==> inputs of run a <==
==> flow/design.v <==
module caesar_cipher (
   input            clk
  ,input            rst_n
  ,input            ptxt_valid  
  ,input            mode  
  ,input            key_shift_dir_1  
  ,input            key_shift_dir_3  
  ,input      [4:0] key_shift_num_1  
  ,input      [4:0] key_shift_num_3  
  ,input      [7:0] ptxt_char
  ,output reg [7:0] ctxt_char
  ,output reg       err_invalid_key_shift_num
  ,output reg       err_invalid_ptxt_char
  ,output reg       ctx_ready
);
  localparam NUL_CHAR = 8'h00;
  localparam UPPERCASE_A_CHAR = 8'h41;
  localparam UPPERCASE_Z_CHAR = 8'h5A;
  localparam LOWERCASE_A_CHAR = 8'h61;
  localparam LOWERCASE_Z_CHAR = 8'h7A;
  wire       ptxt_char_is_uppercase_letter;
  wire       ptxt_char_is_lowercase_letter;
  wire       ptxt_char_is_letter;
  wire	     err_invalid_key_shift_num_wire;
  wire 	     err_invalid_ptxt_char_wire;
  wire  [4:0] key_shift_num_x;  
  reg  [7:0] sub_letter;
  assign err_invalid_key_shift_num_wire = key_shift_num_1 > 26 || key_shift_num_3 > 26 || key_shift_num_1==key_shift_num_3;
  assign ptxt_char_is_uppercase_letter = (ptxt_char >= UPPERCASE_A_CHAR) &&
                                         (ptxt_char <= UPPERCASE_Z_CHAR);
  assign ptxt_char_is_lowercase_letter = (ptxt_char >= LOWERCASE_A_CHAR) &&
                                         (ptxt_char <= LOWERCASE_Z_CHAR);
  assign ptxt_char_is_letter = ptxt_char_is_uppercase_letter ||
                               ptxt_char_is_lowercase_letter;
  assign err_invalid_ptxt_char_wire = !ptxt_char_is_letter;
  assign key_shift_num_x = (key_shift_num_1 + key_shift_num_3) < 27 ?  (key_shift_num_1 + key_shift_num_3) :  (key_shift_num_1 + key_shift_num_3)  -  5'b11011;
  always @ (*)
    if(!mode) begin  
        if(!key_shift_dir_1 && !key_shift_dir_3) begin
            sub_letter = ptxt_char + {3'b000, key_shift_num_1} + {3'b000, key_shift_num_x} + {3'b000, key_shift_num_3};
            if(ptxt_char_is_uppercase_letter && (sub_letter > UPPERCASE_Z_CHAR))begin
                sub_letter -= 8'h1A;
				if(sub_letter > UPPERCASE_Z_CHAR)begin
					sub_letter -= 8'h1A;
					if(sub_letter > UPPERCASE_Z_CHAR)
						sub_letter -= 8'h1A;
						else 
							sub_letter = sub_letter;
				end
				else 
					sub_letter = sub_letter;
			end 
			else sub_letter = sub_letter;
            if(ptxt_char_is_lowercase_letter && (sub_letter > LOWERCASE_Z_CHAR))begin
                sub_letter -= 8'h1A;
				 if(sub_letter > LOWERCASE_Z_CHAR)begin
					sub_letter -= 8'h1A;
					if(sub_letter > LOWERCASE_Z_CHAR)
						sub_letter -= 8'h1A;
					else 
						sub_letter = sub_letter;
				end
				 else 
					sub_letter = sub_letter;
			end
			else
				sub_letter = sub_letter;
        end
        else if(!key_shift_dir_1 && key_shift_dir_3) begin
            sub_letter = ptxt_char + {3'b000, key_shift_num_1} - {3'b000, key_shift_num_x} - {3'b000, key_shift_num_3};
            if(ptxt_char_is_uppercase_letter && (sub_letter > UPPERCASE_Z_CHAR))begin
                sub_letter -= 8'h1A;
                if(sub_letter > UPPERCASE_Z_CHAR)
                    sub_letter -= 8'h1A;
                else
                    sub_letter = sub_letter;
            end
            else if(ptxt_char_is_lowercase_letter && (sub_letter > LOWERCASE_Z_CHAR))begin
                sub_letter -= 8'h1A;
                if(sub_letter > LOWERCASE_Z_CHAR)
                    sub_letter -= 8'h1A;
                else
                    sub_letter = sub_letter;
            end
            else if(ptxt_char_is_uppercase_letter && (sub_letter < UPPERCASE_A_CHAR)) begin
                sub_letter += 8'h1A;
                if(sub_letter < UPPERCASE_A_CHAR)
                    sub_letter += 8'h1A;
                else
                    sub_letter = sub_letter;
            end
            else if(ptxt_char_is_lowercase_letter && (sub_letter < LOWERCASE_A_CHAR))begin
                sub_letter += 8'h1A;
                if(sub_letter < LOWERCASE_A_CHAR)
                    sub_letter += 8'h1A;
                else
                    sub_letter = sub_letter;
			end
			else 
				sub_letter = sub_letter;
        end
        else if(key_shift_dir_1 && !key_shift_dir_3) begin
            sub_letter = ptxt_char - {3'b000, key_shift_num_1} - {3'b000, key_shift_num_x} + {3'b000, key_shift_num_3};
            if(ptxt_char_is_uppercase_letter && (sub_letter > UPPERCASE_Z_CHAR))begin
                sub_letter -= 8'h1A;
                if(sub_letter > UPPERCASE_Z_CHAR)
                    sub_letter -= 8'h1A;
                else
                    sub_letter = sub_letter;
            end
            else if(ptxt_char_is_lowercase_letter && (sub_letter > LOWERCASE_Z_CHAR))begin
                sub_letter -= 8'h1A;
                if(sub_letter > LOWERCASE_Z_CHAR)
                    sub_letter -= 8'h1A;
                else
                    sub_letter = sub_letter;
            end
            else if(ptxt_char_is_uppercase_letter && (sub_letter < UPPERCASE_A_CHAR))begin
                sub_letter += 8'h1A;
                if(sub_letter < UPPERCASE_A_CHAR)
                    sub_letter += 8'h1A;
                else
                    sub_letter = sub_letter;
            end
            else if(ptxt_char_is_lowercase_letter && (sub_letter < LOWERCASE_A_CHAR))begin
                sub_letter += 8'h1A;
                if(sub_letter < LOWERCASE_A_CHAR)
                    sub_letter += 8'h1A;
                else
                    sub_letter = sub_letter;
            end
			else 
				sub_letter = sub_letter;
        end
		else if(key_shift_dir_1 && key_shift_dir_3) begin
            sub_letter = ptxt_char - {3'b000, key_shift_num_1} + {3'b000, key_shift_num_x} - {3'b000, key_shift_num_3};
            if(ptxt_char_is_uppercase_letter && (sub_letter < UPPERCASE_A_CHAR))begin
                sub_letter += 8'h1A;
				 if((sub_letter < UPPERCASE_A_CHAR))
					sub_letter += 8'h1A;
				else
					sub_letter = sub_letter;
			end
			else
				sub_letter = sub_letter;
            if(ptxt_char_is_lowercase_letter && (sub_letter < LOWERCASE_A_CHAR))begin
                sub_letter += 8'h1A;
				  if((sub_letter < LOWERCASE_A_CHAR))
					sub_letter += 8'h1A;
				  else
					sub_letter = sub_letter;
			end
			else
				sub_letter = sub_letter;
        end
		else
			sub_letter = NUL_CHAR;
    end
    else begin  
        if(!key_shift_dir_1 && !key_shift_dir_3) begin
            sub_letter = ptxt_char - {3'b000, key_shift_num_1} - {3'b000, key_shift_num_x} - {3'b000, key_shift_num_3};
            if(ptxt_char_is_uppercase_letter && (sub_letter < UPPERCASE_A_CHAR || sub_letter > 200))begin
                sub_letter += 8'h1A;
				 if(sub_letter < UPPERCASE_A_CHAR  || sub_letter > 200)begin
					sub_letter += 8'h1A;
					if(sub_letter < UPPERCASE_A_CHAR  || sub_letter > 200 )
						sub_letter += 8'h1A;
					else
						sub_letter = sub_letter;
				end
				else
					sub_letter = sub_letter;
			end
			else
				sub_letter = sub_letter;
            if(ptxt_char_is_lowercase_letter && (sub_letter < LOWERCASE_A_CHAR))begin
                sub_letter += 8'h1A;
				if(sub_letter < LOWERCASE_A_CHAR)begin
					sub_letter += 8'h1A;
					if(sub_letter < LOWERCASE_A_CHAR)
						sub_letter += 8'h1A;
					else
						sub_letter = sub_letter;
				end
				else
					sub_letter = sub_letter;
			end
			else
				sub_letter = sub_letter;			
        end
        else if(!key_shift_dir_1 && key_shift_dir_3) begin
            sub_letter = ptxt_char - {3'b000, key_shift_num_1} + {3'b000, key_shift_num_x} + {3'b000, key_shift_num_3};
            if(ptxt_char_is_uppercase_letter && (sub_letter > UPPERCASE_Z_CHAR))begin
                sub_letter -= 8'h1A;
                if(sub_letter > UPPERCASE_Z_CHAR)
                    sub_letter -= 8'h1A;
                else
                    sub_letter = sub_letter;
            end
            else if(ptxt_char_is_lowercase_letter && (sub_letter > LOWERCASE_Z_CHAR))begin
                sub_letter -= 8'h1A;
                if(sub_letter > LOWERCASE_Z_CHAR)
                    sub_letter -= 8'h1A;
                else
                    sub_letter = sub_letter;
            end
            else if(ptxt_char_is_uppercase_letter && (sub_letter < UPPERCASE_A_CHAR))begin
                sub_letter += 8'h1A;
                if(sub_letter < UPPERCASE_A_CHAR)
                    sub_letter += 8'h1A;
                else
                    sub_letter = sub_letter;
            end
            else if(ptxt_char_is_lowercase_letter && (sub_letter < LOWERCASE_A_CHAR))begin
                sub_letter += 8'h1A;
                if(sub_letter < LOWERCASE_A_CHAR)
                    sub_letter += 8'h1A;
                else
                    sub_letter = sub_letter;
            end
			else
				sub_letter = sub_letter;
        end
        else if(key_shift_dir_1 && !key_shift_dir_3) begin
            sub_letter = ptxt_char + {3'b000, key_shift_num_1} + {3'b000, key_shift_num_x} - {3'b000, key_shift_num_3};
            if(ptxt_char_is_uppercase_letter && (sub_letter > UPPERCASE_Z_CHAR))begin
                sub_letter -= 8'h1A;
                if(sub_letter > UPPERCASE_Z_CHAR)
                    sub_letter -= 8'h1A;
                else
                    sub_letter = sub_letter;
            end
            else if(ptxt_char_is_lowercase_letter && (sub_letter > LOWERCASE_Z_CHAR))begin
                sub_letter -= 8'h1A;
                if(sub_letter > LOWERCASE_Z_CHAR)
                    sub_letter -= 8'h1A;
                else
                    sub_letter = sub_letter;
            end
            else if(ptxt_char_is_uppercase_letter && (sub_letter < UPPERCASE_A_CHAR))begin
                sub_letter += 8'h1A;
                if(sub_letter < UPPERCASE_A_CHAR)
                    sub_letter += 8'h1A;
                else
                    sub_letter = sub_letter;
            end
            else if(ptxt_char_is_lowercase_letter && (sub_letter < LOWERCASE_A_CHAR))begin
                sub_letter += 8'h1A;
                if(sub_letter < LOWERCASE_A_CHAR)
                    sub_letter += 8'h1A;
                else
                    sub_letter = sub_letter;
            end
			else
				sub_letter = sub_letter;
        end
        else if(key_shift_dir_1 && key_shift_dir_3) begin
            sub_letter = ptxt_char + {3'b000, key_shift_num_1} - {3'b000, key_shift_num_x} + {3'b000, key_shift_num_3};
             if(ptxt_char_is_uppercase_letter && (sub_letter > UPPERCASE_Z_CHAR))begin
                sub_letter -= 8'h1A;
				if((sub_letter > UPPERCASE_Z_CHAR))
					sub_letter -= 8'h1A;
				else
					sub_letter = sub_letter;
			end
			else
				sub_letter = sub_letter;
            if(ptxt_char_is_lowercase_letter && (sub_letter > LOWERCASE_Z_CHAR))begin
                sub_letter -= 8'h1A;
				 if((sub_letter > LOWERCASE_Z_CHAR))
					sub_letter -= 8'h1A;
				 else
					sub_letter = sub_letter;
			end
			else
				sub_letter = sub_letter;
        end
		else
			sub_letter = NUL_CHAR;
    end
  always @ (posedge clk or negedge rst_n)
    if(!rst_n)begin
      ctx_ready <= 1'b0;
      ctxt_char <= NUL_CHAR;
      err_invalid_key_shift_num <= 1'b0;
	  err_invalid_ptxt_char <=1'b0;
	  end
    else if(err_invalid_ptxt_char_wire || err_invalid_key_shift_num_wire || !ptxt_valid) begin
      ctx_ready <= 1'b0;
      ctxt_char <= NUL_CHAR;
	  err_invalid_key_shift_num <= 1'b1;
	  err_invalid_ptxt_char <=1'b1;
	  end
    else begin
      ctx_ready <= 1'b1;
      ctxt_char <= sub_letter;
	  err_invalid_key_shift_num <= 1'b0;
	  err_invalid_ptxt_char <=1'b0;
	  end
endmodule
==> flow/run.sh <==
#!/bin/bash
# the make line also repeats each setting of config.mk as NAME=value (left out here)
make -C /OpenROAD-flow-scripts/flow DESIGN_CONFIG=/design/flow/config.mk WORK_HOME=/design/flow/orfs CLKGATE_MAP_FILE= finish
==> flow/config.mk <==
export PLATFORM = sky130hd
export DESIGN_NAME = caesar_cipher
export DESIGN_NICKNAME = caesar_cipher
export VERILOG_FILES = /design/flow/design.v
export SDC_FILE = /design/flow/constraint.sdc
export NUM_CORES = 4
export LEC_CHECK = 0
export ABC_AREA = 1
export CAP_MARGIN = 20
export CORE_MARGIN = 2
export CORE_UTILIZATION = 72
export CTS_CLUSTER_DIAMETER = 335
export CTS_CLUSTER_SIZE = 99
export HOLD_SLACK_MARGIN = -0.05
export PLACE_DENSITY = 0.39
export SETUP_SLACK_MARGIN = 1.64
export SLEW_MARGIN = 20
export TNS_END_PERCENT = 5
==> flow/constraint.sdc <==
create_clock -name core_clock -period 5.57 [get_ports {clk}]
set_input_delay 1.1140 -clock core_clock [delete_from_list [all_inputs] [get_ports {clk}]]
set_output_delay 1.1140 -clock core_clock [all_outputs]
set_load 0.01 [all_outputs]
==> run b: changes against run a <==
Settings changed: ABC_AREA 1 to unset, CORE_UTILIZATION 72 to 65, CTS_CLUSTER_DIAMETER 335 to unset, CTS_CLUSTER_SIZE 99 to unset, HOLD_SLACK_MARGIN -0.05 to unset, PLACE_DENSITY 0.39 to unset, SETUP_SLACK_MARGIN 1.64 to unset, TNS_END_PERCENT 5 to unset.
==> flow/constraint.sdc (replaced) <==
create_clock -name core_clock -period 10.9 [get_ports {clk}]
set_input_delay 2.1800 -clock core_clock [delete_from_list [all_inputs] [get_ports {clk}]]
set_output_delay 2.1800 -clock core_clock [all_outputs]
set_load 0.01 [all_outputs]
==> run c: changes against run a <==
Settings changed: ABC_AREA 1 to unset, CORE_UTILIZATION 72 to 68, CTS_CLUSTER_DIAMETER 335 to unset, CTS_CLUSTER_SIZE 99 to unset, HOLD_SLACK_MARGIN -0.05 to unset, PLACE_DENSITY 0.39 to unset, SETUP_SLACK_MARGIN 1.64 to unset.
==> flow/constraint.sdc (replaced) <==
create_clock -name core_clock -period 10.7 [get_ports {clk}]
set_input_delay 2.1400 -clock core_clock [delete_from_list [all_inputs] [get_ports {clk}]]
set_output_delay 2.1400 -clock core_clock [all_outputs]
set_load 0.01 [all_outputs]
==> run d: changes against run a <==
Settings changed: ABC_AREA 1 to unset, CORE_UTILIZATION 72 to 40, CTS_CLUSTER_DIAMETER 335 to unset, CTS_CLUSTER_SIZE 99 to unset, HOLD_SLACK_MARGIN -0.05 to unset, PLACE_DENSITY 0.39 to unset, SETUP_SLACK_MARGIN 1.64 to unset, TNS_END_PERCENT 5 to unset.
==> flow/constraint.sdc (replaced) <==
create_clock -name core_clock -period 14.0 [get_ports {clk}]
set_input_delay 2.8000 -clock core_clock [delete_from_list [all_inputs] [get_ports {clk}]]
set_output_delay 2.8000 -clock core_clock [all_outputs]
set_load 0.01 [all_outputs]
==> flow_metrics.py <==
# Metrics from the implementation run
metrics = {
    "yosys": {
        "area_fraction_in_full_adders_half_adders_and_majority_gates_pct": 17.3,
        "dominant_cells_by_area_after_synthesis": "nand2_1 (19%), ha_1 (15%), inv_1 (9.4%)",
    },
    "run_status": {
        "outcome.stop_stage": "detailed placement (3_5_place_dp)",
        "status": "did not finish",
        "tool.error": "[ERROR DPL-0038] Utilization greater than 100%, impossible to legalize",
    },
    "floorplanning": {
        "die_size_um2": 20600,
    },
}
Source of the figures above: run a

==> flow_metrics.py <==
# Flow results
metrics = {
    "floorplanning": {
        "die_size_um2": 41100,
    },
    "sta": {
        "final.setup.tns_ps": 0,
        "layout_worst_path_cycle_share_pct": 95.2,
    },
    "cts": {
        "cts_inserted_buffers": 3,
        "path_clk_slew_ps": 50,
    },
    "detailed_routing": {
        "route.detailed.wl_per_inst_um": 20.0,
        "antenna_left": 0,
    },
    "run_status": {
        "status": "complete, no violations",
    },
    "yosys": {
        "dominant_cells_by_area_after_synthesis": "ha_1 (13%), xnor2_1 (7.9%), a21oi_1 (5.5%)",
        "syn-instance-count": 2302,
    },
    "placement": {
        "dpl_worst_slack_ps": 241,
    },
}
Source of the figures above: run d

==> flow_metrics.py <==
# Flow results
metrics = {
    "run_status": {
        "status": "finished with violations",
        "violatedChecks": "negative setup slack",
    },
    "yosys": {
        "area_fraction_in_full_adders_half_adders_and_majority_gates_pct": 15.5,
        "dominant_cells_by_area_after_synthesis": "ha_1 (13%), xnor2_1 (7.9%), a21oi_1 (5.5%)",
    },
    "critical_path": {
        "sort_of_element_at_the_end_of_the_critical_path": "register",
        "worst_setup_path_start_kind": "primary input",
    },
    "floorplanning": {
        "fp_density_pct": 65.5,
    },
    "detailed_routing": {
        "route.met3.wl_um": 7890,
    },
    "global_route": {
        "grt_first_pass_wirelength_um": 95300,
    },
    "sta": {
        "layout_setup_ws_ps": -119,
        "finalSetupViolations": 7,
    },
}
Source of the figures above: run b

==> flow_metrics.py <==
# Metrics from the implementation run
metrics = {
    "yosys": {
        "dominant_cells_by_area_after_synthesis": "ha_1 (13%), xnor2_1 (7.9%), a21oi_1 (5.5%)",
    },
    "floorplanning": {
        "die_size_um2": 24500,
    },
    "run_status": {
        "status": "did not finish",
        "tool.error": "[ERROR GRT-0232] Routing congestion too high. Check the congestion heatmap in the GUI.",
        "outcome.stop_stage": "global routing (5_1_grt)",
    },
}
Source of the figures above: run c

